`flow/constraint.sdc`:
```
create_clock -name core_clock -period 4.08 [get_ports {clk}]
set_input_delay 0.8160 -clock core_clock [delete_from_list [all_inputs] [get_ports {clk}]]
set_output_delay 0.8160 -clock core_clock [all_outputs]
set_load 0.01 [all_outputs]
```
`flow/config.mk`:
```
export PLATFORM = sky130hd
export DESIGN_NAME = CPU
export DESIGN_NICKNAME = CPU
export VERILOG_FILES = /design/flow/design.v
export SDC_FILE = /design/flow/constraint.sdc
export NUM_CORES = 4
export LEC_CHECK = 0
export CAP_MARGIN = 5
export CORE_MARGIN = 2
export CORE_UTILIZATION = 70
export CTS_CLUSTER_DIAMETER = 82
export CTS_CLUSTER_SIZE = 14
export HOLD_SLACK_MARGIN = -0.08
export SETUP_SLACK_MARGIN = -0.4
export SLEW_MARGIN = 40
export TNS_END_PERCENT = 70
```
`flow/design.v`:
```
module RA1SH (
   Q,
   CLK,
   CEN,
   WEN,
   A,
   D,
   OEN
);
   parameter BITS = 16;
   parameter word_depth = 16;
   parameter addr_width = 4;
   output [BITS-1:0] Q;
   input CLK;
   input CEN;
   input WEN;
   input [addr_width-1:0] A;
   input [BITS-1:0] D;
   input OEN;
   reg [BITS-1:0] mem [0:word_depth-1];
   reg [BITS-1:0] Qi;
   always @(posedge CLK) begin
      if (!CEN) begin
         if (!WEN) begin
            mem[A] <= D;
            Qi <= D;
         end else begin
            Qi <= mem[A];
         end
      end
   end
   assign Q = OEN ? {BITS{1'b0}} : Qi;
endmodule
module CPU(
				clk,
			  rst_n,
		   IO_stall,
         awid_m_inf,
       awaddr_m_inf,
       awsize_m_inf,
      awburst_m_inf,
        awlen_m_inf,
      awvalid_m_inf,
      awready_m_inf,
        wdata_m_inf,
        wlast_m_inf,
       wvalid_m_inf,
       wready_m_inf,
          bid_m_inf,
        bresp_m_inf,
       bvalid_m_inf,
       bready_m_inf,
         arid_m_inf,
       araddr_m_inf,
        arlen_m_inf,
       arsize_m_inf,
      arburst_m_inf,
      arvalid_m_inf,
      arready_m_inf, 
          rid_m_inf,
        rdata_m_inf,
        rresp_m_inf,
        rlast_m_inf,
       rvalid_m_inf,
       rready_m_inf 
);
input  wire clk, rst_n;
output reg  IO_stall;
parameter ID_WIDTH = 4 , ADDR_WIDTH = 32, DATA_WIDTH = 16, DRAM_NUMBER=2, WRIT_NUMBER=1;
output  wire [WRIT_NUMBER * ID_WIDTH-1:0]        awid_m_inf;
output  wire [WRIT_NUMBER * ADDR_WIDTH-1:0]    awaddr_m_inf;
output  wire [WRIT_NUMBER * 3 -1:0]            awsize_m_inf;
output  wire [WRIT_NUMBER * 2 -1:0]           awburst_m_inf;
output  wire [WRIT_NUMBER * 7 -1:0]             awlen_m_inf;
output  wire [WRIT_NUMBER-1:0]                awvalid_m_inf;
input   wire [WRIT_NUMBER-1:0]                awready_m_inf;
output  wire [WRIT_NUMBER * DATA_WIDTH-1:0]     wdata_m_inf;
output  wire [WRIT_NUMBER-1:0]                  wlast_m_inf;
output  wire [WRIT_NUMBER-1:0]                 wvalid_m_inf;
input   wire [WRIT_NUMBER-1:0]                 wready_m_inf;
input   wire [WRIT_NUMBER * ID_WIDTH-1:0]         bid_m_inf;
input   wire [WRIT_NUMBER * 2 -1:0]             bresp_m_inf;
input   wire [WRIT_NUMBER-1:0]             	   bvalid_m_inf;
output  wire [WRIT_NUMBER-1:0]                 bready_m_inf;
output  wire [DRAM_NUMBER * ID_WIDTH-1:0]       arid_m_inf;
output  wire [DRAM_NUMBER * ADDR_WIDTH-1:0]   araddr_m_inf;
output  wire [DRAM_NUMBER * 7 -1:0]            arlen_m_inf;
output  wire [DRAM_NUMBER * 3 -1:0]           arsize_m_inf;
output  wire [DRAM_NUMBER * 2 -1:0]          arburst_m_inf;
output  wire [DRAM_NUMBER-1:0]               arvalid_m_inf;
input   wire [DRAM_NUMBER-1:0]               arready_m_inf;
input   wire [DRAM_NUMBER * ID_WIDTH-1:0]         rid_m_inf;
input   wire [DRAM_NUMBER * DATA_WIDTH-1:0]     rdata_m_inf;
input   wire [DRAM_NUMBER * 2 -1:0]             rresp_m_inf;
input   wire [DRAM_NUMBER-1:0]                  rlast_m_inf;
input   wire [DRAM_NUMBER-1:0]                 rvalid_m_inf;
output  wire [DRAM_NUMBER-1:0]                 rready_m_inf;
reg  [3:0]current_state ;
reg  [3:0]next_state ;
reg signed [15:0] core_r0 , core_r1 , core_r2 , core_r3 ;
reg signed [15:0] core_r4 , core_r5 , core_r6 , core_r7 ;
reg signed [15:0] core_r8 , core_r9 , core_r10, core_r11;
reg signed [15:0] core_r12, core_r13, core_r14, core_r15;
wire  MEM_cen, MEM_oen;
reg   MEM_wen;
wire  [3:0]MEM_adr;
reg   [15:0]MEM_in ;
wire  [15:0] MEM_out;
wire  [2:0]opcode;
wire  [3:0]rs,rt,rd;
wire  func;
wire  signed[4:0]imm;
wire  [15:0]address;
wire  [15:0]inst;
reg   [15:0]inst_reg1, inst_reg2;
reg   signed [15:0]rs_data,rt_data,rd_data;
reg   in_valid_inst ;
wire  out_valid_inst ;
reg   signed [12:0] pc ;
reg   [4:0]inst_mode ; 
wire  signed [15:0]data_addr;
wire  out_finish_data;
reg   in_valid_data_write ;
reg   in_valid_data_read;
wire  out_valid_data ;
wire  signed[15:0]load_data ;
parameter EMPTY         = 5'd0 ;
parameter ADD           = 5'd1 ;
parameter SUB           = 5'd2 ;
parameter SLT           = 5'd3 ;
parameter MUL           = 5'd4 ;
parameter LOAD          = 5'd5 ;
parameter STORE         = 5'd6 ;
parameter BRANCH        = 5'd7 ;
parameter JUMP          = 5'd8 ;
parameter IDLE              = 4'd0  ;
parameter INST_FETCH_1      = 4'd1  ;
parameter INST_FETCH_2      = 4'd2  ;
parameter SRAM_STORE        = 4'd3  ;
parameter SRAM_TAKE         = 4'd4  ;
parameter INST_DECODE       = 4'd5  ;
parameter EXECUTE           = 4'd6  ;
parameter DATA_LOAD         = 4'd7  ;
parameter DATA_STORE        = 4'd8  ;
parameter WAIT_OUT_FINISH   = 4'd9  ;
parameter WAIT_OUT_VALID_DATA = 4'd10 ;
parameter WRITE_BACK        = 4'd11 ;
parameter CHECK_REG         = 4'd12 ;
assign opcode = inst_reg2[15:13] ;
assign rs     = inst_reg2[12: 9] ;
assign rt     = inst_reg2[ 8: 5] ;
assign rd     = inst_reg2[ 4: 1] ;
assign func   = inst_reg2[0] ;
assign imm    = inst_reg2[ 4: 0] ;
assign address = { 3'b000 , inst_reg2[12:0] } ;
assign data_addr = {4'b0001, ((rs_data + imm) * 2 )} ;  
always@(posedge clk or negedge rst_n)begin
  if(!rst_n)  current_state <= IDLE ;
  else        current_state <= next_state ;
end
always@(*)begin
    case(current_state)
        IDLE : begin
            next_state = INST_FETCH_1 ;
        end
        INST_FETCH_1 : begin
            next_state = INST_FETCH_2 ;
        end
        INST_FETCH_2 : begin
            if(out_valid_inst)  next_state = SRAM_STORE  ;
            else                next_state = INST_FETCH_2 ;
        end
        SRAM_STORE : begin
            next_state = SRAM_TAKE;
        end
        SRAM_TAKE : begin
            next_state = INST_DECODE;
        end
        INST_DECODE : begin
            next_state = EXECUTE ;
        end
        EXECUTE : begin
            if(opcode[2:1] == 2'b00)      next_state = WRITE_BACK  ;  
            else if(opcode == 3'b011)     next_state = DATA_LOAD   ;  
            else if(opcode == 3'b010)     next_state = DATA_STORE  ;  
            else                          next_state = CHECK_REG   ;  
        end
        WRITE_BACK : begin
            next_state = CHECK_REG ;
        end
        DATA_LOAD : begin
            next_state = WAIT_OUT_VALID_DATA;
        end
        DATA_STORE : begin
            next_state = WAIT_OUT_FINISH;
        end
        WAIT_OUT_VALID_DATA :begin
            if(out_valid_data)      next_state = CHECK_REG ;
            else                    next_state = WAIT_OUT_VALID_DATA ;
        end
        WAIT_OUT_FINISH : begin
            if(out_finish_data)  next_state = CHECK_REG;
            else                 next_state = WAIT_OUT_FINISH ;
        end
        CHECK_REG : begin
            next_state = IDLE ;
        end
        default: next_state = current_state ;
    endcase
end
always@(posedge clk or negedge rst_n)begin
    if(!rst_n)    pc <= 13'b0;
    else begin
        if(current_state == CHECK_REG) begin
            if(opcode == 3'b101 &&  (rs_data== rt_data) )    pc  <= pc + 2 + (imm << 1)  ;   
            else if(opcode == 3'b100 )                       pc  <= address;
            else pc <= pc + 2 ;
        end
    end 
end
always@(*)begin
    case(current_state)
        INST_FETCH_1 : in_valid_inst = 1 ;
        default :      in_valid_inst = 0;
    endcase
end
always@(*)begin
    case(current_state)
        DATA_LOAD : in_valid_data_read = 1 ;
        default :      in_valid_data_read = 0;
    endcase
end
always@(*)begin
    case(current_state)
        SRAM_STORE : MEM_wen = 0 ;
        default :    MEM_wen = 1 ;
    endcase
end
always@(*)begin
    case(current_state)
        SRAM_STORE : MEM_in = inst_reg1;
        default :    MEM_in = 0;
    endcase
end
always@(posedge clk or negedge rst_n)begin
    if(!rst_n)      inst_reg1 <= 0;
    else if(out_valid_inst)  inst_reg1 <= inst;
 end
 always@(posedge clk or negedge rst_n)begin
    if(!rst_n)      inst_reg2 <= 0;
    else if(current_state == SRAM_TAKE) inst_reg2 <= MEM_out;
 end
always@(*)begin
    case(opcode)
        3'b000 : begin
            if(func)    inst_mode = ADD ;
            else        inst_mode = SUB ;
        end 
        3'b001 : begin
            if(func)    inst_mode = SLT ;
            else        inst_mode = MUL ;
        end
        3'b011 :        inst_mode = LOAD    ;
        3'b010 :        inst_mode = STORE   ;
        3'b101 :        inst_mode = BRANCH  ;      
        3'b100 :        inst_mode = JUMP    ;
        default : inst_mode = EMPTY ;
    endcase
end
always @(posedge clk or negedge rst_n) begin
    if (!rst_n)     rs_data <= 0 ;
    else begin
        if (current_state == INST_DECODE) begin
            case(rs)
                0:      rs_data <= core_r0  ;
                1:      rs_data <= core_r1  ;
                2:      rs_data <= core_r2  ;
                3:      rs_data <= core_r3  ;
                4:      rs_data <= core_r4  ;
                5:      rs_data <= core_r5  ;
                6:      rs_data <= core_r6  ;
                7:      rs_data <= core_r7  ;
                8:      rs_data <= core_r8  ;
                9:      rs_data <= core_r9  ;
                10:     rs_data <= core_r10 ; 
                11:     rs_data <= core_r11 ; 
                12:     rs_data <= core_r12 ; 
                13:     rs_data <= core_r13 ; 
                14:     rs_data <= core_r14 ; 
                15:     rs_data <= core_r15 ; 
            endcase
        end         
    end
end
always @(posedge clk or negedge rst_n) begin
    if (!rst_n)     rt_data <= 0 ;
    else begin
        if (current_state == INST_DECODE) begin
            case(rt)
                0:      rt_data <= core_r0  ;
                1:      rt_data <= core_r1  ;
                2:      rt_data <= core_r2  ;
                3:      rt_data <= core_r3  ;
                4:      rt_data <= core_r4  ;
                5:      rt_data <= core_r5  ;
                6:      rt_data <= core_r6  ;
                7:      rt_data <= core_r7  ;
                8:      rt_data <= core_r8  ;
                9:      rt_data <= core_r9  ;
                10:     rt_data <= core_r10 ; 
                11:     rt_data <= core_r11 ; 
                12:     rt_data <= core_r12 ; 
                13:     rt_data <= core_r13 ; 
                14:     rt_data <= core_r14 ; 
                15:     rt_data <= core_r15 ; 
            endcase
        end         
    end
end
always@(posedge clk or negedge rst_n)begin
    if(!rst_n)      rd_data <= 0 ;
    else begin
        if(current_state == EXECUTE) begin
            case(inst_mode)
                ADD : rd_data <= rs_data + rt_data ;
                SUB : rd_data <= rs_data - rt_data ;
                SLT : begin
                    if(rt_data > rs_data)   rd_data <= 1'b1 ;
                    else                    rd_data <= 1'b0;
                end 
                MUL : rd_data <= rs_data * rt_data ;
                default : rd_data <= 0 ;
            endcase
        end
    end
end
always@(*)begin
    case(current_state)
        DATA_STORE :          in_valid_data_write = 1'b1;
        default :             in_valid_data_write = 1'b0;
    endcase
end
always@(posedge clk or negedge rst_n)begin
    if(!rst_n)begin
        IO_stall <= 1;
    end
    else begin
        case(current_state)
            CHECK_REG : IO_stall <= 0;
            default: IO_stall <= 1 ;
        endcase
    end
end
always@(posedge clk or negedge rst_n)begin
    if(!rst_n)begin
        core_r0  <= 0;
    end
    else begin
        if(current_state == WRITE_BACK && rd == 0) core_r0 <= rd_data ;
        else if (out_valid_data==1     && rt == 0) core_r0 <= load_data ;
    end
end
always@(posedge clk or negedge rst_n)begin
    if(!rst_n)begin
        core_r1  <= 0;
    end
    else begin
        if(current_state == WRITE_BACK && rd == 1) core_r1 <= rd_data ;
        else if (out_valid_data==1     && rt == 1) core_r1 <= load_data ;
    end
end
always@(posedge clk or negedge rst_n)begin
    if(!rst_n)begin
        core_r2  <= 0;
    end
    else begin
        if(current_state == WRITE_BACK && rd == 2) core_r2 <= rd_data ;
        else if (out_valid_data==1     && rt == 2) core_r2 <= load_data ;
    end
end
always@(posedge clk or negedge rst_n)begin
    if(!rst_n)begin
        core_r3  <= 0;
    end
    else begin
        if(current_state == WRITE_BACK && rd == 3) core_r3 <= rd_data ;
        else if (out_valid_data==1     && rt == 3) core_r3 <= load_data ;
    end
end
always@(posedge clk or negedge rst_n)begin
    if(!rst_n)begin
        core_r4  <= 0;
    end
    else begin
        if(current_state == WRITE_BACK && rd == 4) core_r4 <= rd_data ;
        else if (out_valid_data==1     && rt == 4) core_r4 <= load_data ;
    end
end
always@(posedge clk or negedge rst_n)begin
    if(!rst_n)begin
        core_r5  <= 0;
    end
    else begin
        if(current_state == WRITE_BACK && rd == 5) core_r5 <= rd_data ;
        else if (out_valid_data==1     && rt == 5) core_r5 <= load_data ;
    end
end
always@(posedge clk or negedge rst_n)begin
    if(!rst_n)begin
        core_r6  <= 0;
    end
    else begin
        if(current_state == WRITE_BACK && rd == 6) core_r6 <= rd_data ;
        else if (out_valid_data==1     && rt == 6) core_r6 <= load_data ;
    end
end
always@(posedge clk or negedge rst_n)begin
    if(!rst_n)begin
        core_r7  <= 0;
    end
    else begin
        if(current_state == WRITE_BACK && rd == 7) core_r7 <= rd_data ;
        else if (out_valid_data==1     && rt == 7) core_r7 <= load_data ;
    end
end
always@(posedge clk or negedge rst_n)begin
    if(!rst_n)begin
        core_r8  <= 0;
    end
    else begin
        if(current_state == WRITE_BACK && rd == 8) core_r8 <= rd_data ;
        else if (out_valid_data==1     && rt == 8) core_r8 <= load_data ;
    end
end
always@(posedge clk or negedge rst_n)begin
    if(!rst_n)begin
        core_r9  <= 0;
    end
    else begin
        if(current_state == WRITE_BACK && rd == 9) core_r9 <= rd_data ;
        else if (out_valid_data==1     && rt == 9) core_r9 <= load_data ;
    end
end
always@(posedge clk or negedge rst_n)begin
    if(!rst_n)begin
        core_r10  <= 0;
    end
    else begin
        if(current_state == WRITE_BACK && rd == 10) core_r10 <= rd_data ;
        else if (out_valid_data==1     && rt == 10) core_r10 <= load_data ;
    end
end
always@(posedge clk or negedge rst_n)begin
    if(!rst_n)begin
        core_r11  <= 0;
    end
    else begin
        if(current_state == WRITE_BACK && rd == 11) core_r11 <= rd_data ;
        else if (out_valid_data==1     && rt == 11) core_r11 <= load_data ;
    end
end
always@(posedge clk or negedge rst_n)begin
    if(!rst_n)begin
        core_r12  <= 0;
    end
    else begin
        if(current_state == WRITE_BACK && rd == 12) core_r12 <= rd_data ;
        else if (out_valid_data==1     && rt == 12) core_r12 <= load_data ;
    end
end
always@(posedge clk or negedge rst_n)begin
    if(!rst_n)begin
        core_r13  <= 0;
    end
    else begin
        if(current_state == WRITE_BACK && rd == 13) core_r13 <= rd_data ;
        else if (out_valid_data==1     && rt == 13) core_r13 <= load_data ;
    end
end
always@(posedge clk or negedge rst_n)begin
    if(!rst_n)begin
        core_r14  <= 0;
    end
    else begin
        if(current_state == WRITE_BACK && rd == 14) core_r14 <= rd_data ;
        else if (out_valid_data==1     && rt == 14) core_r14 <= load_data ;
    end
end
always@(posedge clk or negedge rst_n)begin
    if(!rst_n)begin
        core_r15  <= 0;
    end
    else begin
        if(current_state == WRITE_BACK && rd == 15) core_r15 <= rd_data ;
        else if (out_valid_data==1     && rt == 15) core_r15 <= load_data ;
    end
end
assign MEM_cen = 0 ;
assign MEM_oen = 0 ;
assign MEM_adr = 0 ;
RA1SH X_0 (.Q(MEM_out) , .CLK(clk), .CEN(MEM_cen), .WEN(MEM_wen) , .A(MEM_adr) , .D(MEM_in), .OEN(MEM_oen));
read_DRAM_instruction Read_Inst(
                .clk(clk),
              .rst_n(rst_n),
           .in_valid(in_valid_inst),
            .in_addr(pc),
          .out_valid(out_valid_inst),
           .out_inst(inst),
         .arid_m_inf(arid_m_inf[DRAM_NUMBER * ID_WIDTH-1:ID_WIDTH]),
       .araddr_m_inf(araddr_m_inf[DRAM_NUMBER * ADDR_WIDTH-1:ADDR_WIDTH]),
        .arlen_m_inf(arlen_m_inf[DRAM_NUMBER * 7 -1:7]),
       .arsize_m_inf(arsize_m_inf[DRAM_NUMBER * 3 -1:3]),
      .arburst_m_inf(arburst_m_inf[DRAM_NUMBER * 2 -1:2]),
      .arvalid_m_inf(arvalid_m_inf[1]),
      .arready_m_inf(arready_m_inf[1]), 
          .rid_m_inf(rid_m_inf[DRAM_NUMBER * ID_WIDTH-1:ID_WIDTH]),
        .rdata_m_inf(rdata_m_inf[DRAM_NUMBER * DATA_WIDTH-1:DATA_WIDTH]),
        .rresp_m_inf(rresp_m_inf[DRAM_NUMBER * 2 -1:2]),
        .rlast_m_inf(rlast_m_inf[1]),
       .rvalid_m_inf(rvalid_m_inf[1]),
       .rready_m_inf(rready_m_inf[1]) 
);
read_DRAM_data read_DRAM_data(
                .clk(clk),
              .rst_n(rst_n),
           .in_valid(in_valid_data_read),
            .in_addr(data_addr[11:0]),
          .out_valid(out_valid_data),
           .out_data(load_data),
         .arid_m_inf(arid_m_inf[ID_WIDTH-1:0]),
       .araddr_m_inf(araddr_m_inf[ADDR_WIDTH-1:0]),
        .arlen_m_inf(arlen_m_inf[7 -1:0]),
       .arsize_m_inf(arsize_m_inf[3 -1:0]),
      .arburst_m_inf(arburst_m_inf[2 -1:0]),
      .arvalid_m_inf(arvalid_m_inf[0]),
      .arready_m_inf(arready_m_inf[0]), 
          .rid_m_inf(rid_m_inf[ID_WIDTH-1:0]),
        .rdata_m_inf(rdata_m_inf[DATA_WIDTH-1:0]),
        .rresp_m_inf(rresp_m_inf[2 -1:0]),
        .rlast_m_inf(rlast_m_inf[0]),
       .rvalid_m_inf(rvalid_m_inf[0]),
       .rready_m_inf(rready_m_inf[0]) 
);
write_DRAM_data WRITE_DATA(
                .clk(clk),
              .rst_n(rst_n),
           .in_valid(in_valid_data_write),
            .in_addr(data_addr[11:0]),
            .in_data(rt_data),
         .out_finish(out_finish_data),
         .awid_m_inf(awid_m_inf),
       .awaddr_m_inf(awaddr_m_inf),
       .awsize_m_inf(awsize_m_inf),
      .awburst_m_inf(awburst_m_inf),
        .awlen_m_inf(awlen_m_inf),
      .awvalid_m_inf(awvalid_m_inf),
      .awready_m_inf(awready_m_inf),
        .wdata_m_inf(wdata_m_inf),
        .wlast_m_inf(wlast_m_inf),
       .wvalid_m_inf(wvalid_m_inf),
       .wready_m_inf(wready_m_inf),
          .bid_m_inf(bid_m_inf),
        .bresp_m_inf(bresp_m_inf),
       .bvalid_m_inf(bvalid_m_inf),
       .bready_m_inf(bready_m_inf)
);
endmodule
module read_DRAM_instruction(
                clk,
              rst_n,
           in_valid,
            in_addr,
          out_valid,
           out_inst,
         arid_m_inf,
       araddr_m_inf,
        arlen_m_inf,
       arsize_m_inf,
      arburst_m_inf,
      arvalid_m_inf,
      arready_m_inf, 
          rid_m_inf,
        rdata_m_inf,
        rresp_m_inf,
        rlast_m_inf,
       rvalid_m_inf,
       rready_m_inf 
);
parameter ID_WIDTH = 4 , ADDR_WIDTH = 32, DATA_WIDTH = 16, DRAM_NUMBER=2, WRIT_NUMBER=1;
input  wire clk, rst_n;
input  in_valid;
input  [12:0] in_addr;  
output reg out_valid;
output reg [15:0] out_inst;
output  wire [ID_WIDTH-1:0]       arid_m_inf;
output  wire [ADDR_WIDTH-1:0]   araddr_m_inf;
output  wire [7 -1:0]            arlen_m_inf;
output  wire [3 -1:0]           arsize_m_inf;
output  wire [2 -1:0]          arburst_m_inf;
output  reg                    arvalid_m_inf;
input   wire                   arready_m_inf;
input   wire [ID_WIDTH-1:0]         rid_m_inf;
input   wire [DATA_WIDTH-1:0]     rdata_m_inf;
input   wire [2 -1:0]             rresp_m_inf;
input   wire                      rlast_m_inf;
input   wire                     rvalid_m_inf;
output  reg                      rready_m_inf;
reg     [1:0]current_state,next_state;
reg     [15:0]out_reg;
assign arid_m_inf = 0 ;
assign arlen_m_inf = 7'b0 ;
assign arsize_m_inf = 3'b001 ;
assign arburst_m_inf = 2'b01 ;
assign araddr_m_inf = {16'd0, 4'b0001, in_addr[11:0] };
parameter   IDLE = 2'd0;
parameter   SEND = 2'd1;
parameter   WAIT = 2'd2;
parameter   OUT  = 2'd3;
always@(posedge clk or negedge rst_n)begin
  if(!rst_n)  current_state <= 0;
  else current_state <= next_state;
end
always@(*)begin
    case(current_state)
        IDLE : begin
            if(in_valid)    next_state = SEND ;
            else            next_state = IDLE ;
        end
        SEND : begin
            if(arready_m_inf) next_state = WAIT ;
            else              next_state = SEND ;
        end
        WAIT : begin
            if(rlast_m_inf)  next_state = OUT ;
            else             next_state = WAIT;
        end
        OUT: begin
            next_state = IDLE;
        end
        default : next_state = current_state;
    endcase
end
always@(*)begin
    case(current_state)
        SEND : arvalid_m_inf = 1 ;
        default : arvalid_m_inf = 0;
    endcase
end
always@(*)begin
    case(current_state)
        WAIT : rready_m_inf = 1;
        default : rready_m_inf = 0;
    endcase
end
always@(*)begin
    case(current_state)
        OUT :     out_valid = 1;
        default : out_valid = 0;
    endcase
end
always@(posedge clk or negedge rst_n)begin
  if(!rst_n)            out_reg <= 0;
  else if(rlast_m_inf)  out_reg <= rdata_m_inf;
end
always@(*)begin
    case(current_state)
        OUT :     out_inst = out_reg ;  
        default : out_inst = 0 ; 
    endcase
end
endmodule
module read_DRAM_data(
                clk,
              rst_n,
           in_valid,
            in_addr,
            in_data,
          out_valid,
           out_data,
         arid_m_inf,
       araddr_m_inf,
        arlen_m_inf,
       arsize_m_inf,
      arburst_m_inf,
      arvalid_m_inf,
      arready_m_inf, 
          rid_m_inf,
        rdata_m_inf,
        rresp_m_inf,
        rlast_m_inf,
       rvalid_m_inf,
       rready_m_inf 
);
parameter ID_WIDTH = 4 , ADDR_WIDTH = 32, DATA_WIDTH = 16, DRAM_NUMBER=2, WRIT_NUMBER=1;
input  wire clk, rst_n;
input  in_valid;
input  [11:0] in_addr;
input  [15:0] in_data;
output reg out_valid;
output reg [15:0] out_data;
output  wire [ID_WIDTH-1:0]       arid_m_inf;
output  wire [ADDR_WIDTH-1:0]   araddr_m_inf;
output  wire [7 -1:0]            arlen_m_inf;
output  wire [3 -1:0]           arsize_m_inf;
output  wire [2 -1:0]          arburst_m_inf;
output  reg                    arvalid_m_inf;
input   wire                   arready_m_inf;
input   wire [ID_WIDTH-1:0]         rid_m_inf;
input   wire [DATA_WIDTH-1:0]     rdata_m_inf;
input   wire [2 -1:0]             rresp_m_inf;
input   wire                      rlast_m_inf;
input   wire                     rvalid_m_inf;
output  reg                      rready_m_inf;
parameter IDLE  = 2'd0 ;
parameter SEND  = 2'd1 ;
parameter WAIT  = 2'd2 ;
parameter OUT   = 2'd3 ;
reg      [1:0] current_state, next_state;
reg      [15:0]out_reg;
assign   arid_m_inf = 0 ;
assign   arlen_m_inf = 7'b0 ;
assign   arsize_m_inf = 3'b001 ;
assign   arburst_m_inf = 2'b01 ;
assign   araddr_m_inf = { 16'd0 , 4'b001 , in_addr } ;
always @(posedge clk or negedge rst_n) begin
    if (!rst_n)     current_state <= IDLE ;
    else            current_state <= next_state ;
end
always @(*)begin
    case(current_state)
        IDLE : begin
            if(in_valid)    next_state = SEND ;
            else            next_state = IDLE ;
        end
        SEND : begin
            if(arready_m_inf) next_state = WAIT ;
            else              next_state = SEND ; 
        end
        WAIT : begin
            if(rlast_m_inf)  next_state = OUT ;
            else             next_state = WAIT;
        end
        OUT : begin
            next_state = IDLE;
        end
        default : next_state = current_state ;
    endcase
end
always@(*)begin
    case(current_state)
        SEND : arvalid_m_inf = 1 ;
        default : arvalid_m_inf = 0;
    endcase
end
always@(*)begin
    case(current_state)
        WAIT :    rready_m_inf = 1;
        default : rready_m_inf = 0;
    endcase
end
always@(*)begin
    case(current_state)
        OUT :     out_valid = 1;
        default : out_valid = 0;
    endcase
end
always@(posedge clk or negedge rst_n)begin
  if(!rst_n)            out_reg <= 0;
  else if(rlast_m_inf)  out_reg <= rdata_m_inf;
end
always@(*)begin
    case(current_state)
        OUT :     out_data = out_reg ;  
        default : out_data = 0 ; 
    endcase
end
endmodule
module write_DRAM_data(
                clk,
              rst_n,
           in_valid,
            in_addr,
            in_data,
         out_finish,
         awid_m_inf,
       awaddr_m_inf,
       awsize_m_inf,
      awburst_m_inf,
        awlen_m_inf,
      awvalid_m_inf,
      awready_m_inf,
        wdata_m_inf,
        wlast_m_inf,
       wvalid_m_inf,
       wready_m_inf,
          bid_m_inf,
        bresp_m_inf,
       bvalid_m_inf,
       bready_m_inf
);
parameter ID_WIDTH = 4 , ADDR_WIDTH = 32, DATA_WIDTH = 16, DRAM_NUMBER=2, WRIT_NUMBER=1;
input  wire clk, rst_n;
input  in_valid;
input  [11:0] in_addr;  
input  [15:0] in_data;
output reg out_finish;
output  wire [ID_WIDTH-1:0]        awid_m_inf;
output  wire [ADDR_WIDTH-1:0]    awaddr_m_inf;
output  wire [3 -1:0]            awsize_m_inf;
output  wire [2 -1:0]           awburst_m_inf;
output  wire [7 -1:0]             awlen_m_inf;
output  reg                     awvalid_m_inf;
input   wire                    awready_m_inf;
output  reg  [DATA_WIDTH-1:0]     wdata_m_inf;
output  reg                       wlast_m_inf;
output  reg                      wvalid_m_inf;
input   wire                     wready_m_inf;
input   wire [ID_WIDTH-1:0]         bid_m_inf;
input   wire [2 -1:0]             bresp_m_inf;
input   wire                     bvalid_m_inf;
output  wire                     bready_m_inf;
parameter IDLE = 3'd0 ;
parameter SEND = 3'd1 ;
parameter WAIT = 3'd2 ;
parameter OUT  = 3'd3 ;
parameter RESPONSE = 3'd4;
reg  [2:0] current_state, next_state;
always @(posedge clk or negedge rst_n) begin
    if (!rst_n)     current_state <= IDLE ;
    else            current_state <= next_state ;
end
always @(*) begin
    case(current_state)
        IDLE : begin
            if(in_valid)        next_state = SEND ;
            else                next_state = IDLE ;
        end
        SEND : begin
            if(awready_m_inf)   next_state = WAIT ;
            else                next_state = SEND ;
        end
        WAIT : begin
            if(wready_m_inf)    next_state = OUT ;
            else                next_state = WAIT;
        end
        OUT : begin
            next_state = RESPONSE ;
        end
        RESPONSE : begin
            if(bvalid_m_inf) next_state = IDLE ;
            else             next_state = RESPONSE ;
        end
        default : next_state = current_state ;
    endcase
end
assign awid_m_inf = 0 ;
assign awlen_m_inf = 7'd0 ;
assign awsize_m_inf = 3'b001 ;
assign awburst_m_inf = 2'b01 ;
assign awaddr_m_inf = { 16'd0 , 4'b0001, in_addr } ;
assign bready_m_inf = (current_state == RESPONSE) ? 1 : 0 ;
always @(*) begin
    case(current_state)
        SEND :    awvalid_m_inf = 1 ;
        default : awvalid_m_inf = 0 ;
    endcase
end
always@(*)begin
    case(current_state)
        WAIT :    wvalid_m_inf = 1;
        default : wvalid_m_inf = 0;
    endcase
end
always@(*)begin
    case(current_state)
        WAIT :    wdata_m_inf = in_data ;
        default : wdata_m_inf = 0 ;
    endcase
end
always@(*)begin
    case(current_state)
        WAIT :    wlast_m_inf = 1;
        default : wlast_m_inf = 0;
    endcase
end
always@(*)begin
    case(current_state)
        OUT :     out_finish = 1;
        default : out_finish = 0;
    endcase
end
endmodule
```
`flow/run.sh`:
```
#!/bin/bash
# the make line also repeats each setting of config.mk as NAME=value (left out here)
make -C /OpenROAD-flow-scripts/flow DESIGN_CONFIG=/design/flow/config.mk WORK_HOME=/design/flow/orfs CLKGATE_MAP_FILE= finish
```
==> Slide: Implementation Results, run 1 <==
Run Summary

Setup path
  • Critical Path RT: 4.57 ns
  • Worst Path Buf+Inv: 9
  • Critical path depth: 25
  • Worst Reg-to-Reg Cells: 25
  • Crit path capture type: flip-flop
  • Worst Setup EP: rd_data[15]
  • Slowest-stage cell, CP: fa_2
  • Crit path from: rt_data[2]
  • Delay of the slowest cell on the worst path: 0.57 ns
  • WP data arrival: 5.92 ns
  • Critical Path Start Type: flip-flop
  • Reg2Reg Setup Slack: -1.35 ns
  • Family with the most delay on the worst path: adder cells
  • Crit path max fanout: 5
  • Worst reg2reg endpoint: rd_data[15]
  • Critical register-to-register path startpoint: rt_data[2]
  • CP dominant cell by count: inv_2
  • Crit Path Class: reg2reg

STA
  • Final Skew: 0.0278 ns
  • Worst slew pin tran: between 0.9 and 1 ns
  • Fin. Hold Viols: 0
  • Crit path time final: around 5.4 ns
  • Setup violators final: 22
  • RSZ-0062 raised after global routing: yes
  • Max-slew headroom: a little under two fifths
  • Pins Over Slew Limit: 0
  • Cycle use final: 133%
  • Peak Freq: 184 MHz
  • Final worst slack: -1.35 ns

Synthesis
  • Xor and xnor area share after synthesis: 2.22%
  • Top cells by count: 402 x dfrtp_1, 302 x nor2_1, 268 x mux2i_1
  • Simple-Gate Area Share: 11.8%
  • # Cells Yosys: approximately 3100
  • Ys Warns: 5
  • Mapped cell area: 28800 um2
  • EDFF count, synth: 16
  • Cell type with the largest total area: dfrtp_1
  • Top-area cell share: a little over a third
  • Ys flop type: dfrtp_1
  • Instance count of the mapped netlist: about 3100
  • Seq share, synth: roughly 37%
  • Avg Inst Size Synth: slightly above 9 um2
  • YS chip area: 28800 um2
  • Top non-seq family: AND-OR/OR-AND gates
  • Adder Area Share: 10.7%
  • Synth mux share: between 10% and 20%
  • Distinct cells, synth: ~84
  • Top cells by area: dfrtp_1 35%, mux2i_1 9.3%, fa_1 5.7%
  • Ys flops: 423
  • AND-OR/OR-AND share of the synthesized area: 17.0%
  • Yosys top cell by instances: dfrtp_1
  • Async set-reset flop share out of synthesis: 96.2%

Power and ir drop
  • Largest Pwr Group: registers
  • NetSw: 2.03 mW
  • Combinational power share: 3.8%
  • Comb pwr: between 0.3 and 0.4 mW
  • Switch share: 24.7%
  • Sequential logic power: roughly 4.5 mW
  • P_int: between 6 and 7 mW
  • Total power: just over 8 mW
  • P per Cell Area: between 200 and 300 nW/um2
  • Leakage: 16.6 nW
  • Clk pwr: approximately 3.4 mW
  • Sequential share of power: 54.4%
  • Clock power share: 41.8%
  • VDD IR max: about 0.36 mV

Placement
  • Placed cell area: 30800 um2
  • Routability cong.: 1.04
  • Hpwl dp: 73800 um
  • PortBufs: 99

Drt
  • First-pass DRT Iterations: 19
  • Initial DRC Count: 4644
  • Antenna violation net count after detailed routing: 0
  • WL final: 112000 um
  • Via density: 7.15
  • DRC Markers: 0
  • Vias: ~27000
  • Routed len/inst: 29.4 um

Die
  • Io pins: about 230
  • Die X: around 210 um
  • Rows: ~74
  • Die Area: 42700 um2
  • Core ar.: between 40000 and 50000 um2
  • Fp util: 70.8%
  • Die Ht: around 210 um

CTS
  • Num CTS Buffers: 37
  • Buffer depth of the longest clock path: 3
  • Post-CTS Hold Buffers: 0
  • H-tree depth: 2
  • CTS Root Cell: clkbuf_16
  • Clock slew at reported path FFs: 0.07 ns
  • CTS tree: yes
  • # clock sinks: between 400 and 500
  • Worst-Skew Late Latency: 0.61 ns

Min path
  • Worst hold path type: in2async

Cells and area
  • Comb area: between 15000 and 20000 um2
  • Fillers: 2526
  • Layout Utilization: 80.3%
  • Layout Area Growth over Synthesis: 13.4%
  • Finished Cell Area: 32600 um2
  • Final net count: 3501
  • Sequential cell area: 10700 um2

Global routing
  • Initial antenna violation count: 5
  • Grt ovf: 0
  • Total GRT Usage: 51.9%
  • First-pass GRT wire length: 163000 um
  • Largest net degree at the start of global routing: between 90 and 100
  • Vias in the first global route: around 27000

Job
  • Max_cap viols: 0
  • Tool warning count: about 67

Run status
  • Outcome: finished with violations
  • Failing Checks: negative setup slack
stage by stage:
stage	setup slack [ns]	cells	TNS (ns)	hold slack (ns)
after floorplan	-0.847	3206	-5.19	0.352
after CTS	-1.04	3770	-10.31	0.299
final	-1.35	3793	-13.13	0.123
after global routing	-1.58	3791	-16.45	0.164
after detailed placement	-1.14	3705	-10.35	0.383
after global placement	-1.10	3704	-9.00	0.383
layout make-up:
class                   instances  share of cell area (%)
repair buffers                351                    9.34
clock inverters                 5                   0.192
well taps                     532                    2.04
flip-flops and latches        423                    32.7
multi-input cells            2227                    50.2
inverters                     203                    2.37
diodes                          2                  0.0153
clock buffers                  50                    3.08
per-layer routing:
layer | wire (um) | vias to the layer above | GRT usage [%] | share of wire, %
met4 | 11300 | 6 | 38.7 | 10
met5 | 69 | - | 1.04 | 0.062
li1 | - | 10889 | - | -
met3 | 16900 | 1020 | 21.4 | 15
met2 | 47300 | 2433 | 76.9 | 42
met1 | 36000 | 12768 | 60.6 | 32
what timing repair did:
action / 4_1_cts / 5_1_grt
pin swaps: 16 / 61
setup buffers: 13 / 23
setup endpoints to repair: 14 / 18
resized: 56 / 88
hold endpoints to repair: 0 / 0
==> inputs of run 2 (changes only) <==
- CAP_MARGIN: 5 -> 20
- CORE_UTILIZATION: 70 -> 66
- CTS_CLUSTER_DIAMETER: 82 -> default
- CTS_CLUSTER_SIZE: 14 -> default
- HOLD_SLACK_MARGIN: -0.08 -> default
- SETUP_SLACK_MARGIN: -0.4 -> default
- SLEW_MARGIN: 40 -> 20
- TNS_END_PERCENT: 70 -> default
- clock period: 4.08 -> 3.17 ns (I/O delays scaled with it)
==> Slide: Implementation Results, run 2 <==
Run Summary

Synthesis
  • Top-area cell share: 35.0%
  • Seq share, synth: 37.1%
  • YS chip area: 28800 um2
  • Top cells by area: dfrtp_1 35%, mux2i_1 9.3%, fa_1 5.7%
  • Mapped cell area: 28800 um2
  • Ys flops: between 400 and 500
  • Avg Inst Size Synth: roughly 9.3 um2
  • Ys Warns: 5
  • EDFF count, synth: 16
  • Simple-Gate Area Share: 11.8%
  • Xor and xnor area share after synthesis: about 2.2%
  • Top cells by count: 402 x dfrtp_1, 302 x nor2_1, 268 x mux2i_1
  • Cell type with the largest total area: dfrtp_1
  • Distinct cells, synth: around 84
  • Ys flop type: dfrtp_1
  • AND-OR/OR-AND share of the synthesized area: 17.0%
  • Synth mux share: roughly an eighth
  • Top non-seq family: AND-OR/OR-AND gates
  • # Cells Yosys: around 3100
  • Instance count of the mapped netlist: 3098
  • Async set-reset flop share out of synthesis: 96.2%
  • Yosys top cell by instances: dfrtp_1
  • Adder Area Share: 10.7%

Drt
  • Via density: 7.01
  • First-pass DRT Iterations: 13
  • Initial DRC Count: 4849
  • Routed len/inst: about 30 um
  • Vias: approximately 28000
  • WL final: 118000 um
  • DRC Markers: 0
  • Antenna violation net count after detailed routing: 0

Setup path
  • Crit path capture type: flip-flop
  • Crit Path Class: reg2reg
  • Worst Setup EP: rd_data[12]
  • Crit path max fanout: 5
  • Critical register-to-register path startpoint: rt_data[3]
  • WP data arrival: a little under 6 ns
  • Worst Reg-to-Reg Cells: 21
  • Crit path from: rt_data[3]
  • Critical Path RT: about 3.6 ns
  • Worst reg2reg endpoint: rd_data[12]
  • Worst Path Buf+Inv: 6
  • Critical Path Start Type: flip-flop
  • CP cell instances: buf_6, ha_4, fa_1, inv_2, fa_2, inv_2, ha_2, inv_2, fa_1, fa_1, fa_1, inv_2, ha_4, a21o_1, a31o_4, nand4_1, nand3b_1, xnor2_1, buf_4, o22ai_1, a22o_1
  • Reg2Reg Setup Slack: -2.32 ns
  • Slowest-stage cell, CP: fa_1
  • Critical path depth: 21
  • Family with the most delay on the worst path: adder cells
  • Delay of the slowest cell on the worst path: 0.66 ns

Cells and area
  • Comb area: approximately 17000 um2
  • Layout Utilization: between 70% and 80%
  • Final net count: around 3600
  • Post-route insts no fill: 3955
  • Fillers: 2652
  • Sequential cell area: 10700 um2
  • Layout Area Growth over Synthesis: 19.3%

Power and ir drop
  • Clock power share: 47.6%
  • VDD IR max: 0.534 mV
  • Switch share: 24.0%
  • NetSw: 2.83 mW
  • Sequential share of power: 49.1%
  • Largest Pwr Group: registers
  • Clk pwr: 5.59 mW
  • Leakage: 17.3 nW
  • P_int: 8.94 mW
  • P per Cell Area: 343 nW/um2
  • Sequential logic power: slightly below 6 mW
  • Combinational power share: roughly 3.4%
  • Comb pwr: a little under 0.4 mW
  • Total power: 11.8 mW

Run status
  • Outcome: finished with violations
  • Failing Checks: negative setup slack

CTS
  • Buffer depth of the longest clock path: 3
  • CTS Root Cell: clkbuf_16
  • Worst-Skew Late Latency: 0.61 ns
  • H-tree depth: 2
  • Clock slew at reported path FFs: 0.06 ns
  • Num CTS Buffers: 46
  • CTS tree: yes
  • # clock sinks: 423

Job
  • Tool warning count: 67
  • Max_cap viols: 0

Placement
  • Routability cong.: 1.05
  • Post-Place Cells: 3813
  • Pre-CTS WS: -2.09 ns
  • Hpwl dp: ~75000 um
  • PortBufs: approximately 99

Min path
  • Min-delay src: current_state[0]
  • Worst hold path type: reg2reg
  • WHS Endpoint: current_state[7]
  • Hold path depth: 0

Die
  • Die Area: 45300 um2
  • Io pins: 230
  • Fp util: ~67%
  • Rows: 76
  • Core ar.: 43100 um2
  • Die X: ~210 um
  • Die Ht: 213 um

STA
  • Max-slew headroom: 31.9%
  • Fin. Hold Viols: 0
  • RSZ-0062 raised after global routing: yes
  • Cycle use final: 173%
  • Peak Freq: 182 MHz
  • Crit path time final: 5.49 ns
  • Final Skew: 0.0356 ns
  • Pins Over Slew Limit: 0
  • Setup violators final: 27
  • Final worst slack: -2.32 ns
  • Worst slew pin tran: 1.01 ns

Global routing
  • Grt ovf: 0
  • First-pass GRT wire length: 167000 um
  • Initial antenna violation count: 11
  • Vias in the first global route: roughly 27000
  • Total GRT Usage: 50.3%
  • Largest net degree at the start of global routing: 100
-- run 2: layout make-up --
| class | instances | area share, % |
|---|---|---|
| inverter | 203 | 2.30 |
| tap | 585 | 2.13 |
| timing repair buffer | 428 | 10.9 |
| sequential | 423 | 31.1 |
| antenna | 7 | 0.0510 |
| clock buffer | 67 | 4.03 |
| multi-input combinational | 2227 | 48.9 |
| clock inverter | 15 | 0.481 |
-- run 2: metrics by stage --
step | area (um2) | setup TNS, ns | hold WS, ns
2_1_floorplan | 29400 | -13.40 | 0.338
6_report | 34300 | -27.94 | 0.417
3_5_place_dp | 31500 | -23.68 | 0.400
5_1_grt | 34300 | -29.90 | 0.424
3_3_place_gp | 31500 | -21.78 | 0.405
4_1_cts | 33900 | -22.86 | 0.417
-- run 2: layer usage --
| layer | GRT usage (%) | share of wire (%) |
|---|---|---|
| met4 | 35.7 | 9.2 |
| met3 | 19.8 | 15 |
| met1 | 59.3 | 33 |
| met2 | 75.0 | 43 |
| met5 | 1.67 | 0.19 |
-- run 2: timing repair --
action | in CTS | in global routing
pin swaps | 74 | 74
setup endpoints to repair | 32 | 37
hold endpoints to repair | 32 | 0
hold buffers | 1 | 0
buffers inserted | 41 | 24
gates resized | 226 | 82
==> inputs of run 3 (changes only) <==
- ABC_AREA: default -> 1
- CORE_UTILIZATION: 66 -> 72
- CTS_CLUSTER_DIAMETER: default -> 391
- CTS_CLUSTER_SIZE: default -> 14
- PLACE_DENSITY: default -> 0.4
- SETUP_SLACK_MARGIN: default -> 0.47
- clock period: 3.17 -> 3.79 ns (I/O delays scaled with it)
==> Slide: Implementation Results, run 3 <==
Run Summary

Run status
  • Outcome: finished with violations
  • Failing Checks: negative setup slack

Setup path
  • Worst Setup EP: rd_data[14]
  • Critical Path RT: 4.24 ns
  • Critical path depth: 23
  • Crit Path Class: reg2reg
  • Delay of the slowest cell on the worst path: between 0.5 and 0.6 ns
  • Crit path from: rt_data[5]
  • Crit path max fanout: 6
  • Critical register-to-register path startpoint: rt_data[5]
  • Worst reg2reg endpoint: rd_data[14]
  • Crit path capture type: flip-flop
  • Reg2Reg Setup Slack: -1.97 ns
  • WP data arrival: ~6.2 ns
  • Worst Path Buf+Inv: 7
  • Slowest-stage cell, CP: fa_1
  • Critical Path Start Type: flip-flop
  • CP cell instances: buf_6, nand2_1, inv_1, fa_1, inv_1, fa_1, inv_1, fa_1, fa_1, fa_1, inv_2, fa_1, inv_1, ha_2, inv_2, o21ai_0, a31oi_1, nand3_2, xor2_1, nand2_1, nand3_1, nand2_1, nand2_1
  • CP dominant cell by count: fa_1
  • Worst Reg-to-Reg Cells: 23
  • Family with the most delay on the worst path: adder cells

STA
  • Worst slew pin tran: 1.21 ns
  • Setup violators final: 16
  • Final Skew: 0.0313 ns
  • RSZ-0062 raised after global routing: yes
  • Crit path time final: approximately 5.8 ns
  • Peak Freq: ~170 MHz
  • Pins Over Slew Limit: 0
  • Fin. Hold Viols: 0
  • Max-slew headroom: 19.2%
  • Cycle use final: 152%
  • Final worst slack: -1.97 ns

Power and ir drop
  • Combinational power share: 4.6%
  • Leakage: between 15 and 20 nW
  • P_int: 6.50 mW
  • VDD IR max: 0.464 mV
  • Largest Pwr Group: registers
  • Clk pwr: 3.52 mW
  • Sequential logic power: roughly 4.7 mW
  • Switch share: 24.4%
  • NetSw: roughly 2.1 mW
  • Sequential share of power: between 50 and 60%
  • P per Cell Area: 256 nW/um2
  • Comb pwr: approximately 0.39 mW
  • Clock power share: 40.9%
  • Total power: 8.60 mW

Synthesis
  • Ys flop type: dfrtp_1
  • Ys flops: 423
  • Mapped cell area: 29700 um2
  • Cell type with the largest total area: dfrtp_1
  • Ys Warns: 5
  • AND-OR/OR-AND share of the synthesized area: 22.8%
  • # Cells Yosys: 3906
  • Xor and xnor area share after synthesis: 0.854%
  • Synth mux share: 1.06%
  • Async set-reset flop share out of synthesis: 96.2%
  • Simple-Gate Area Share: approximately 14%
  • Top cells by count: 687 x nand2_1, 664 x inv_1, 653 x o21ai_0
  • Adder Area Share: 10.4%
  • Distinct cells, synth: 58
  • Avg Inst Size Synth: approximately 7.6 um2
  • Instance count of the mapped netlist: 3906
  • Top cells by area: dfrtp_1 34%, o21ai_0 11%, nand2_1 8.7%
  • Yosys top cell by instances: nand2_1
  • YS chip area: 29700 um2
  • EDFF count, synth: 16
  • Top non-seq family: AND-OR/OR-AND gates
  • Top-area cell share: 33.8%
  • Seq share, synth: 35.9%

CTS
  • Buffer depth of the longest clock path: 3
  • Worst-Skew Late Latency: between 0.5 and 0.6 ns
  • Clock slew at reported path FFs: 0.07 ns
  • # clock sinks: 423
  • CTS tree: yes
  • Num CTS Buffers: 36
  • CTS Root Cell: clkbuf_16
  • Post-CTS Hold Buffers: 0
  • H-tree depth: 2

Global routing
  • Gr busiest metal: met2
  • Met2 GRT Util: slightly below 80%
  • Met3 Track Usage GR: about a fifth
  • Vias in the first global route: 30399
  • Largest net degree at the start of global routing: about 96
  • Initial antenna violation count: 12
  • Grt met1 use: between 60% and 70%
  • Total GRT Usage: 53.3%
  • Grt ovf: 0
  • First-pass GRT wire length: about 180000 um

Die
  • Fp util: 72.8%
  • Rows: 74
  • Die Area: 42900 um2
  • Io pins: 230
  • Core ar.: about 41000 um2
  • Die X: 207 um
  • Die Ht: 207 um

Placement
  • Hpwl dp: roughly 80000 um
  • Routability cong.: 1.15
  • Pre-CTS WS: -1.64 ns
  • PortBufs: 99

Drt
  • Routed len/inst: 26.5 um
  • Initial DRC Count: around 6000
  • Via density: 6.92
  • Vias: about 32000
  • Antenna violation net count after detailed routing: 0
  • DRC Markers: 0
  • First-pass DRT Iterations: 13
  • WL final: 121000 um

Cells and area
  • Layout Area Growth over Synthesis: 12.9%
  • Final net count: 4296
  • Fillers: 2550

Job
  • Tool warning count: ~67
  • Max_cap viols: 0

Min path
  • Worst hold path type: in2async
[run 3: what timing repair did]
action | in CTS | in global routing
hold endpoints to repair | 0 | 0
buffers inserted | 16 | 8
pin swaps | 30 | 35
resized | 151 | 94
setup endpoints to repair | 32 | 31
[run 3: cell type report]
type | instances | area, um2 | area share (%)
Inverter | 698 | 2630 | 7.85
Tap cell | 532 | 666 | 1.98
Sequential cell | 423 | 10700 | 31.8
Timing Repair Buffer | 322 | 2780 | 8.30
Clock buffer | 45 | 935 | 2.79
Multi-Input combinational cell | 2557 | 15800 | 47.1
Antenna cell | 5 | 12.5 | 0.0373
Clock inverter | 3 | 41.3 | 0.123
[run 3: metrics by stage]
| stage | std cells | instance area, um2 | setup TNS, ns | utilization, % | hold slack (ns) |
|---|---|---|---|---|---|
| after floorplan | 4014 | 30500 | -7.25 | - | 0.352 |
| after global placement | 4508 | 31800 | -11.72 | 77.8 | 0.383 |
| after detailed placement | 4508 | 31800 | -13.22 | 77.8 | 0.381 |
| after CTS | 4572 | 33200 | -12.11 | 81.2 | 0.160 |
| after global routing | 4581 | 33500 | -18.72 | 82.1 | 0.178 |
| final | 4585 | 33500 | -17.13 | 82.2 | 0.131 |
[run 3: layer usage]
layer / vias to the layer above / wire, um
met5: - / 83
met4: 12 / 13800
met3: 1089 / 20400
met2: 3172 / 49300
met1: 14533 / 37700
li1: 12913 / -
==> inputs of run 4 (changes only) <==
- ABC_AREA: 1 -> default
- CORE_UTILIZATION: 72 -> 59
- CTS_CLUSTER_DIAMETER: 391 -> default
- CTS_CLUSTER_SIZE: 14 -> default
- PLACE_DENSITY: 0.4 -> default
- SETUP_SLACK_MARGIN: 0.47 -> 1.08
- clock period: 3.79 -> 4.34 ns (I/O delays scaled with it)
==> Slide: Implementation Results, run 4 <==
Run Summary

STA
  • Worst slew pin tran: 1.34 ns
  • Peak Freq: 193 MHz
  • Final Skew: 0.0148 ns
  • Setup TNS: -5.91 ns
  • Final worst slack: -0.838 ns
  • Crit path time final: roughly 5.2 ns
  • RSZ-0062 raised after global routing: yes
  • Setup violators final: 9
  • Max-slew headroom: 10.5%
  • Pins Over Slew Limit: 0
  • Fin. Hold Viols: 0
  • Cycle use final: 119%
  • Hold Slack: 0.231 ns

Die
  • Rows: around 80
  • Fp util: 60.0%
  • Core ar.: 47900 um2
  • Die Ht: around 220 um
  • Die Area: 50500 um2
  • Die X: 225 um
  • Io pins: about 230

Global routing
  • Largest net degree at the start of global routing: approximately 78
  • Vias in the first global route: 25375
  • Initial antenna violation count: 4
  • First-pass GRT wire length: 159000 um
  • Total GRT Usage: 42.6%
  • Grt ovf: 0

Power and ir drop
  • Sequential share of power: 48.7%
  • Total power: 8.63 mW
  • Clock power share: between 40 and 50%
  • NetSw: roughly 2 mW
  • Combinational power share: 3.2%
  • P per Cell Area: 254 nW/um2
  • Clk pwr: 4.15 mW
  • VDD IR max: about 0.39 mV
  • Switch share: 23.1%
  • Sequential logic power: 4.20 mW
  • Largest Pwr Group: registers
  • Leakage: 17.1 nW
  • Comb pwr: 0.279 mW
  • P_int: around 6.6 mW

Synthesis
  • Top-area cell share: 35.0%
  • Cell type with the largest total area: dfrtp_1
  • Seq share, synth: about 37%
  • Top cells by area: dfrtp_1 35%, mux2i_1 9.3%, fa_1 5.7%
  • Xor and xnor area share after synthesis: 2.22%
  • Top cells by count: 402 x dfrtp_1, 302 x nor2_1, 268 x mux2i_1
  • AND-OR/OR-AND share of the synthesized area: 17.0%
  • # Cells Yosys: 3098
  • Async set-reset flop share out of synthesis: 96.2%
  • Ys Warns: 5
  • Yosys top cell by instances: dfrtp_1
  • Top non-seq family: AND-OR/OR-AND gates
  • Mapped cell area: 28800 um2
  • Instance count of the mapped netlist: 3098
  • Avg Inst Size Synth: 9.28 um2
  • EDFF count, synth: 16
  • YS chip area: approximately 29000 um2
  • Simple-Gate Area Share: 11.8%
  • Distinct cells, synth: about 84
  • Adder Area Share: 10.7%
  • Ys flops: 423
  • Synth mux share: 11.9%
  • Ys flop type: dfrtp_1

Job
  • Max_cap viols: 0
  • Tool warning count: 67

Setup path
  • Worst Reg-to-Reg Cells: 19
  • Critical Path RT: 4.80 ns
  • Slowest-stage cell, CP: fa_1
  • Family with the most delay on the worst path: adder cells
  • Reg2Reg Setup Slack: -0.84 ns
  • Crit path from: rt_data[4]
  • Delay of the slowest cell on the worst path: around 0.54 ns
  • Crit path max fanout: 5
  • WP data arrival: 5.64 ns
  • Critical Path Start Type: flip-flop
  • Worst reg2reg endpoint: rd_data[14]
  • Worst Path Buf+Inv: 5
  • CP dominant cell by count: fa_1
  • Critical path depth: 19
  • Critical register-to-register path startpoint: rt_data[4]
  • CP cell instances: inv_2, nor2_1, fa_1, inv_1, fa_1, inv_1, fa_1, fa_1, fa_1, inv_1, fa_1, inv_1, ha_4, or2_2, a21oi_2, a31oi_2, xor2_2, a211oi_2, o2bb2ai_1
  • Crit Path Class: reg2reg
  • Worst Setup EP: rd_data[14]
  • Crit path capture type: flip-flop

Drt
  • WL final: 108000 um
  • DRC Markers: 0
  • Antenna violation net count after detailed routing: 0
  • First-pass DRT Iterations: 10
  • Initial DRC Count: around 3800
  • Vias: roughly 26000
  • Routed len/inst: 27.4 um
  • Via density: around 6.5

Min path
  • Worst hold path type: in2async

Placement
  • Hpwl dp: between 70000 and 80000 um
  • Routability cong.: around 1.0
  • PortBufs: 99

Run status
  • Failing Checks: negative setup slack
  • Outcome: finished with violations

CTS
  • Clock slew at reported path FFs: 0.07 ns
  • H-tree depth: 2
  • Worst-Skew Late Latency: between 0.6 and 0.7 ns
  • CTS tree: yes
  • # clock sinks: 423
  • CTS Root Cell: clkbuf_16
  • Num CTS Buffers: around 47
  • Buffer depth of the longest clock path: 3
  • Post-CTS Hold Buffers: 0

Cells and area
  • Final net count: 3538
  • Layout Utilization: between 70% and 80%
  • Layout Area Growth over Synthesis: 18.0%
==> run 4: cell type report <==
type | count | area, um2
antenna | 2 | 5.00
clock buffer | 64 | 1340
clock inverter | 17 | 234
fill | 3714 | 14000
inverter | 203 | 802
multi-input combinational | 2227 | 16800
sequential | 423 | 10700
tap | 615 | 769
timing repair buffer | 378 | 3300
==> run 4: repair_timing <==
item                                    in CTS  in global routing
endpoints found under the setup margin      54                 59
setup buffers                               47                 21
pin swaps                                   55                 29
resized                                    223                 91
==> run 4: metal layers <==
layer,routed length (um),up-vias,track usage (%)
met4,7180,0,22.4
li1,-,11000,-
met1,40300,12386,56.4
met5,0,-,0.196
met2,45200,1805,61.0
met3,15000,529,15.5
==> run 4: stage by stage <==
| stage | area [um2] | std cells | worst slack (ns) |
|---|---|---|---|
| 2_1_floorplan | 29400 | 3206 | -0.587 |
| 3_3_place_gp | 30900 | 3778 | -0.874 |
| 3_5_place_dp | 30900 | 3778 | -1.04 |
| 4_1_cts | 33400 | 3906 | -0.846 |
| 5_1_grt | 33900 | 3928 | -0.985 |
| 6_report | 33900 | 3929 | -0.838 |
==> inputs of run 5 (changes only) <==
- CAP_MARGIN: 20 -> 5
- CORE_UTILIZATION: 59 -> 72
- CTS_CLUSTER_DIAMETER: default -> 104
- CTS_CLUSTER_SIZE: default -> 15
- GPL_TIMING_DRIVEN: default -> 1
- HOLD_SLACK_MARGIN: default -> 0.29
- MAX_ROUTING_LAYER: default -> met5
- PLACE_DENSITY_LB_ADDON: default -> 0.27
- SETUP_SLACK_MARGIN: 1.08 -> 1.12
- SLEW_MARGIN: 20 -> 40
- TNS_END_PERCENT: default -> 100
- clock period: 4.34 -> 4.11 ns (I/O delays scaled with it)
==> Slide: Implementation Results, run 5 <==
Run Summary

Setup path
  • Crit path capture type: flip-flop
  • Family with the most delay on the worst path: adder cells
  • Delay of the slowest cell on the worst path: 0.76 ns
  • Worst Reg-to-Reg Cells: 18
  • CP cell instances: buf_6, nand2_1, fa_1, fa_2, fa_2, inv_1, ha_1, fa_1, inv_1, fa_1, inv_1, ha_1, buf_4, nand4_1, a31oi_1, xor2_1, a211oi_2, o2bb2ai_1
  • Critical register-to-register path startpoint: rs_data[7]
  • Worst Path Buf+Inv: 5
  • Crit path max fanout: 6
  • Worst reg2reg endpoint: rd_data[14]
  • WP data arrival: 6.05 ns
  • Critical path depth: 18
  • Crit Path Class: reg2reg
  • Critical Path Start Type: flip-flop
  • Crit path from: rs_data[7]
  • Reg2Reg Setup Slack: -1.52 ns
  • Slowest-stage cell, CP: fa_1
  • Worst Setup EP: rd_data[14]
  • Critical Path RT: between 4 and 5 ns

Cells and area
  • Layout Area Growth over Synthesis: 16.7%
  • Final net count: 3538
  • Post-route insts no fill: approximately 3800
  • Finished Cell Area: 33600 um2

Job
  • Tool warning count: 65
  • Max_cap viols: 0

Power and ir drop
  • Sequential share of power: between 50% and 60%
  • Comb pwr: 0.305 mW
  • VDD IR max: 0.408 mV
  • Switch share: 24.7%
  • Leakage: 16.9 nW
  • Combinational power share: between 3 and 4%
  • NetSw: 1.96 mW
  • P_int: 5.97 mW
  • Largest Pwr Group: registers
  • P per Cell Area: between 200 and 250 nW/um2
  • Clk pwr: 3.18 mW
  • Clock power share: 40.1%
  • Sequential logic power: 4.44 mW

Synthesis
  • AND-OR/OR-AND share of the synthesized area: 17.0%
  • Ys flop type: dfrtp_1
  • Avg Inst Size Synth: 9.28 um2
  • YS chip area: 28800 um2
  • Cell type with the largest total area: dfrtp_1
  • Adder Area Share: 10.7%
  • Distinct cells, synth: 84
  • Instance count of the mapped netlist: 3098
  • Top non-seq family: AND-OR/OR-AND gates
  • Async set-reset flop share out of synthesis: 96.2%
  • # Cells Yosys: 3098
  • Top-area cell share: 35.0%
  • Seq share, synth: 37.1%
  • Xor and xnor area share after synthesis: 2.22%
  • Simple-Gate Area Share: about an eighth
  • Ys flops: 423
  • Mapped cell area: roughly 29000 um2
  • Yosys top cell by instances: dfrtp_1
  • Synth mux share: 11.9%
  • Top cells by count: 402 x dfrtp_1, 302 x nor2_1, 268 x mux2i_1
  • Top cells by area: dfrtp_1 35%, mux2i_1 9.3%, fa_1 5.7%
  • Ys Warns: 5
  • EDFF count, synth: 16

Global routing
  • Initial antenna violation count: 12
  • Vias in the first global route: between 20000 and 30000
  • Total GRT Usage: 55.2%
  • Grt ovf: 0
  • Largest net degree at the start of global routing: 94
  • First-pass GRT wire length: around 170000 um

STA
  • Cycle use final: 137%
  • Crit path time final: 5.63 ns
  • Peak Freq: around 180 MHz
  • Final Skew: 0.0288 ns
  • Fin. Hold Viols: 0
  • RSZ-0062 raised after global routing: yes
  • Worst slew pin tran: between 1 and 1.5 ns
  • Pins Over Slew Limit: 0
  • Final worst slack: -1.52 ns
  • Max-slew headroom: 18.5%
  • Setup TNS: -12.80 ns
  • Setup violators final: 22

Die
  • Fp util: 72.7%
  • Die Ht: 204 um
  • Io pins: ~230
  • Die X: 204 um
  • Die Area: between 40000 and 50000 um2
  • Core ar.: 39500 um2
  • Rows: around 73

CTS
  • Worst-Skew Late Latency: 0.58 ns
  • Clock slew at reported path FFs: 0.08 ns
  • CTS tree: yes
  • CTS Root Cell: clkbuf_16
  • Buffer depth of the longest clock path: 3
  • Post-CTS Hold Buffers: 0
  • H-tree depth: 2
  • # clock sinks: approximately 420
  • Num CTS Buffers: 34

Placement
  • Post-Place Cells: 3684
  • Placed cell area: 30900 um2
  • PortBufs: 99
  • Routability cong.: 1.05
  • Hpwl dp: 72600 um

Min path
  • Worst hold path type: in2async

Drt
  • Antenna violation net count after detailed routing: 0
  • WL final: ~120000 um
  • DRC Markers: 0
  • First-pass DRT Iterations: 15
  • Routed len/inst: 32.0 um
  • Vias: 28255
  • Via density: 7.40
  • Initial DRC Count: 5561

Run status
  • Failing Checks: negative setup slack
  • Outcome: finished with violations
==> run 5: per-stage QoR <==
| step | total power [mW] | hold slack, ns | utilization, % | worst slack, ns |
|---|---|---|---|---|
| 2_1_floorplan | 4.70 | 0.352 | - | -0.817 |
| 3_3_place_gp | 4.78 | 0.383 | 78.1 | -0.962 |
| 3_5_place_dp | 4.80 | 0.386 | 78.1 | -1.13 |
| 4_1_cts | 7.83 | 0.305 | 82.7 | -0.951 |
| 5_1_grt | 8.04 | 0.335 | 84.9 | -1.50 |
| 6_report | 7.93 | 0.263 | 84.9 | -1.52 |
==> run 5: area by class of cell <==
class | count | area, um2
clock inverters | 4 | 27.5
repair buffers | 391 | 3440
multi-input cells | 2227 | 17000
well taps | 525 | 657
inverters | 203 | 797
fillers | 2140 | 5980
diodes | 1 | 2.50
clock buffers | 44 | 910
flip-flops and latches | 423 | 10700
==> run 5: what timing repair did <==
action                                  CTS  global route
pin swaps                                46            55
setup buffers                            49            34
endpoints found under the setup margin   84           137
endpoints found under the hold margin     0             0
gates resized                           227           120
==> run 5: layer usage <==
layer	track usage [%]	vias to the layer above	wire length, um
met5	0.119	-	278
li1	-	10960	-
met3	22.9	1190	21000
met2	79.9	2970	49600
met4	40.5	22	13600
met1	66.3	13113	37800
==> inputs of run 6 (changes only) <==
- ABC_AREA: default -> 1
- CAP_MARGIN: 5 -> 20
- CTS_CLUSTER_DIAMETER: 104 -> default
- CTS_CLUSTER_SIZE: 15 -> 48
- GPL_TIMING_DRIVEN: 1 -> default
- HOLD_SLACK_MARGIN: 0.29 -> default
- MAX_ROUTING_LAYER: met5 -> default
- PLACE_DENSITY_LB_ADDON: 0.27 -> 0.26
- SETUP_SLACK_MARGIN: 1.12 -> -0.19
- SLEW_MARGIN: 40 -> 20
- TNS_END_PERCENT: 100 -> default
- clock period: 4.11 -> 3.59 ns (I/O delays scaled with it)
==> Slide: Implementation Results, run 6 <==
Run Summary

Synthesis
  • Top cells by count: 687 x nand2_1, 664 x inv_1, 653 x o21ai_0
  • Instance count of the mapped netlist: 3906
  • Seq share, synth: between 30% and 40%
  • Cell type with the largest total area: dfrtp_1
  • Ys flops: 423
  • Yosys top cell by instances: nand2_1
  • Avg Inst Size Synth: 7.61 um2
  • AND-OR/OR-AND share of the synthesized area: 22.8%
  • Top non-seq family: AND-OR/OR-AND gates
  • Top-area cell share: roughly a third
  • YS chip area: 29700 um2
  • Ys flop type: dfrtp_1
  • # Cells Yosys: between 3000 and 4000
  • Xor and xnor area share after synthesis: less than 1%
  • Ys Warns: 5
  • Mapped cell area: 29700 um2
  • Simple-Gate Area Share: approximately 14%
  • EDFF count, synth: 16
  • Distinct cells, synth: 58
  • Synth mux share: 1.06%
  • Async set-reset flop share out of synthesis: between 90% and 100%
  • Adder Area Share: 10.4%
  • Top cells by area: dfrtp_1 34%, o21ai_0 11%, nand2_1 8.7%

Die
  • Core ar.: approximately 41000 um2
  • Fp util: between 70% and 80%
  • Rows: ~74
  • Io pins: about 230
  • Die Ht: 207 um
  • Die Area: 42900 um2
  • Die X: 207 um

Global routing
  • First-pass GRT wire length: 171000 um
  • Total GRT Usage: 51.8%
  • Initial antenna violation count: 4
  • Grt ovf: 0
  • Largest net degree at the start of global routing: ~90
  • Vias in the first global route: 29430

Power and ir drop
  • Combinational power share: 4.0%
  • Switch share: 23.6%
  • VDD IR max: 0.408 mV
  • Comb pwr: 0.410 mW
  • NetSw: 2.42 mW
  • Largest Pwr Group: registers
  • P_int: 7.84 mW
  • Clock power share: 47.6%
  • P per Cell Area: 305 nW/um2
  • Clk pwr: roughly 4.9 mW
  • Sequential share of power: between 40% and 50%
  • Sequential logic power: 4.96 mW
  • Leakage: 17.0 nW

Placement
  • Pre-CTS WS: -1.62 ns
  • Routability cong.: around 1.1
  • PortBufs: roughly 99
  • Hpwl dp: 78200 um
  • Placed cell area: 31600 um2

STA
  • Final worst slack: -1.68 ns
  • Worst slew pin tran: 1.36 ns
  • Peak Freq: 190 MHz
  • Final Skew: 0.0383 ns
  • Fin. Hold Viols: 0
  • RSZ-0062 raised after global routing: yes
  • Pins Over Slew Limit: 0
  • Setup TNS: -17.76 ns
  • Crit path time final: 5.27 ns
  • Cycle use final: 147%
  • Max-slew headroom: under 10%
  • Setup violators final: 28
  • Hold Slack: 0.145 ns

Setup path
  • Crit path capture type: flip-flop
  • Delay of the slowest cell on the worst path: 0.56 ns
  • Critical Path RT: 4.12 ns
  • Slowest-stage cell, CP: fa_1
  • Family with the most delay on the worst path: adder cells
  • Worst Setup EP: rd_data[15]
  • Worst reg2reg endpoint: rd_data[15]
  • Reg2Reg Setup Slack: -1.68 ns
  • Crit path max fanout: 4
  • Critical path depth: 26
  • CP dominant cell by count: fa_1
  • Worst Reg-to-Reg Cells: 26
  • Crit Path Class: reg2reg
  • Worst Path Buf+Inv: 7
  • Crit path from: rs_data[7]
  • Critical register-to-register path startpoint: rs_data[7]
  • WP data arrival: 5.80 ns
  • Critical Path Start Type: flip-flop

CTS
  • CTS tree: yes
  • Worst-Skew Late Latency: 0.62 ns
  • Num CTS Buffers: between 40 and 50
  • H-tree depth: 2
  • Post-CTS Hold Buffers: 0
  • Buffer depth of the longest clock path: 3
  • CTS Root Cell: clkbuf_16
  • Clock slew at reported path FFs: ~0.070 ns
  • # clock sinks: 423

Drt
  • Vias: around 30000
  • Antenna violation net count after detailed routing: 0
  • First-pass DRT Iterations: 9
  • Via density: 6.71
  • Initial DRC Count: 5323
  • Routed len/inst: 24.9 um
  • DRC Markers: 0
  • WL final: 115000 um

Min path
  • Worst hold path type: in2async

Cells and area
  • Layout Area Growth over Synthesis: 13.2%
  • Final net count: approximately 4300
  • Finished Cell Area: 33700 um2
  • Layout Utilization: 82.4%

Job
  • Tool warning count: approximately 65
  • Max_cap viols: 0

Run status
  • Failing Checks: negative setup slack
  • Outcome: finished with violations
[run 6: metrics by stage]
step	total power [mW]	instances
6_report	10.3	4598
5_1_grt	10.5	4597
4_1_cts	10.2	4586
3_5_place_dp	5.44	4496
3_3_place_gp	5.42	4496
2_1_floorplan	5.30	4014
[run 6: cell type report]
cell class	instances	area, um2
multi-input cells	2557	15500
flip-flops and latches	423	10700
fillers	2545	7180
inverters	698	2630
repair buffers	304	2620
clock buffers	68	1340
well taps	532	666
clock inverters	14	179
diodes	2	5.00
[run 6: timing repair]
item,4_1_cts,5_1_grt
setup buffers,9,10
setup endpoints to repair,25,20
resized,79,63
pin swaps,26,39
cloned,0,0
[run 6: metal layers]
layer,GRT usage [%],share of wire [%],vias up
li1,-,-,12902
met1,61.8,32,14160
met2,75.8,42,2956
met3,20.7,16,822
met4,38.2,10,2
met5,0,0.0096,-
Power figures rest on the tool's default switching activity, not on a simulated workload.
